## alu_top
module alu_top (
    input  logic        clk,
    input  logic [31:0] op1,
    input  logic [31:0] op2,
    input  logic [3:0]  alu_ctrl,
    output logic [31:0] alu_result,
    output logic        zero
    );
For scale: ~100 flip-flops, about 100 I/O pins, roughly 12000 um^2 of cells after synthesis.
==> flow/config.mk <==
export PLATFORM = sky130hd
export DESIGN_NAME = alu_top
export DESIGN_NICKNAME = alu_top
export VERILOG_FILES = /design/flow/design.v
export SDC_FILE = /design/flow/constraint.sdc
export NUM_CORES = 4
export LEC_CHECK = 0
export CAP_MARGIN = 5
export CORE_MARGIN = 2
export CORE_UTILIZATION = 72
export CTS_CLUSTER_DIAMETER = 317
export CTS_CLUSTER_SIZE = 34
export PLACE_DENSITY = 0.65
export SETUP_SLACK_MARGIN = 1.32
export SLEW_MARGIN = 20
==> flow/constraint.sdc <==
create_clock -name core_clock -period 4.7 [get_ports {clk}]
set_input_delay 0.9400 -clock core_clock [delete_from_list [all_inputs] [get_ports {clk}]]
set_output_delay 0.9400 -clock core_clock [all_outputs]
set_load 0.01 [all_outputs]
run.sh (not shown) runs the stock make flow with config.mk's settings and CLKGATE_MAP_FILE=.
The first run did not get past global routing on GRT-0116.
Next try:
==> flow/config.mk (replaced) <==
export PLATFORM = sky130hd
export DESIGN_NAME = alu_top
export DESIGN_NICKNAME = alu_top
export VERILOG_FILES = /design/flow/design.v
export SDC_FILE = /design/flow/constraint.sdc
export NUM_CORES = 4
export LEC_CHECK = 0
export ABC_AREA = 1
export CAP_MARGIN = 20
export CORE_MARGIN = 2
export CORE_UTILIZATION = 71
export CTS_CLUSTER_SIZE = 10
export PLACE_DENSITY = 0.6
export SETUP_SLACK_MARGIN = 0.19
export SLEW_MARGIN = 20
==> flow/constraint.sdc (replaced) <==
create_clock -name core_clock -period 1.34 [get_ports {clk}]
set_input_delay 0.2680 -clock core_clock [delete_from_list [all_inputs] [get_ports {clk}]]
set_output_delay 0.2680 -clock core_clock [all_outputs]
set_load 0.01 [all_outputs]
What happened:
- The new run stopped in detailed placement
- die area grows by about 2.6%
- synthesized area rose by about 1.3%
- synthesized cell count is higher by 37%
Next try:
==> flow/config.mk (replaced) <==
export PLATFORM = sky130hd
export DESIGN_NAME = alu_top
export DESIGN_NICKNAME = alu_top
export VERILOG_FILES = /design/flow/design.v
export SDC_FILE = /design/flow/constraint.sdc
export NUM_CORES = 4
export LEC_CHECK = 0
export CAP_MARGIN = 20
export CORE_MARGIN = 2
export CORE_UTILIZATION = 40
export PLACE_DENSITY = 0.6
export SLEW_MARGIN = 20
==> flow/constraint.sdc (replaced) <==
create_clock -name core_clock -period 6.09 [get_ports {clk}]
set_input_delay 1.2180 -clock core_clock [delete_from_list [all_inputs] [get_ports {clk}]]
set_output_delay 1.2180 -clock core_clock [all_outputs]
set_load 0.01 [all_outputs]
=> The new run completed with no timing, DRC or antenna violations. Area after synthesis decreases by 1.3%. Die area increases by 73%. Synthesized cell count decreases by 27%.

job 4752:
Starting RTL as in the previous note.
make LEC_CHECK=0 ABC_AREA=1 CAP_MARGIN=20 CORE_MARGIN=2 CORE_UTILIZATION=71 CTS_CLUSTER_SIZE=97 PLACE_DENSITY=0.6 SETUP_SLACK_MARGIN=0.19 SLEW_MARGIN=20 finish   # period 1.34 ns
Run status, job 4752: aborted in detailed placement (3_5_place_dp), error DPL-0033
diff inputs: job 4752 => job 5853
- PLACE_DENSITY now 0.65, was 0.6
- CTS_CLUSTER_SIZE now 34, was 97
- SETUP_SLACK_MARGIN no longer set, was 0.19
- ABC_AREA no longer set, was 1
- CORE_UTILIZATION now 72, was 71
- the clock period (ns, I/O delays scaled along) now 4.7, was 1.34
Findings:
| count of unique library cells instantiated by Yosys | lower: job 4752 |
No final results exist for job 5853, since it was stopped by error GRT-0116 during global routing (5_1_grt).
Mux share of post-synthesis cell area up 14 points in job 5853 wrt job 4752
Job 5853 vs. job 4752: synthesized chip area reported by yosys down about 1.3%; synthesized cell count went down by 606; share of synthesized cell area in and, or, nand and nor gates down 28 points; average size of a mapped cell went up about 35%; core footprint lower.
Comparing the two runs side by side, job 5853 comes out ahead of job 4752 on full die area.

alu_top again, from the RTL that the note above started with.
==> flow/config.mk <==
export PLATFORM = sky130hd
export DESIGN_NAME = alu_top
export DESIGN_NICKNAME = alu_top
export VERILOG_FILES = /design/flow/design.v
export SDC_FILE = /design/flow/constraint.sdc
export NUM_CORES = 4
export LEC_CHECK = 0
export ABC_AREA = 1
export CAP_MARGIN = 20
export CORE_MARGIN = 2
export CORE_UTILIZATION = 71
export PLACE_DENSITY = 0.6
export SETUP_SLACK_MARGIN = -0.13
export SLEW_MARGIN = 20
==> flow/constraint.sdc <==
create_clock -name core_clock -period 1.31 [get_ports {clk}]
set_input_delay 0.2620 -clock core_clock [delete_from_list [all_inputs] [get_ports {clk}]]
set_output_delay 0.2620 -clock core_clock [all_outputs]
set_load 0.01 [all_outputs]
The first run never finished: it broke off in detailed placement (3_5_place_dp), error DPL-0033.
Rerun with:
Settings changed: CORE_UTILIZATION 71 to 66, CTS_CLUSTER_SIZE set to 99, PLACE_DENSITY 0.6 to 0.37, SETUP_SLACK_MARGIN -0.13 to not set.
Clock period 1.31 ns to 3.56 ns, I/O delays scaled along.
What happened: The changed run reached the layout checks and failed them: setup timing; synthesized area does not change; die size grows by a little under a tenth; synthesized cell count does not change.
Rerun with:
Settings changed: ABC_AREA 1 to not set, CORE_ASPECT_RATIO set to 0.5, CORE_UTILIZATION 66 to 61, CTS_CLUSTER_SIZE 99 to 10, PLACE_DENSITY 0.37 to 0.6.
Clock period 3.56 ns to 7.0 ns, I/O delays scaled along.
What happened: The new run completed without violations; worst setup slack gains 0.96 ns; total power came out lower by 47%; via count came out lower by 11%.
Power is estimated from default activity; no workload was simulated.
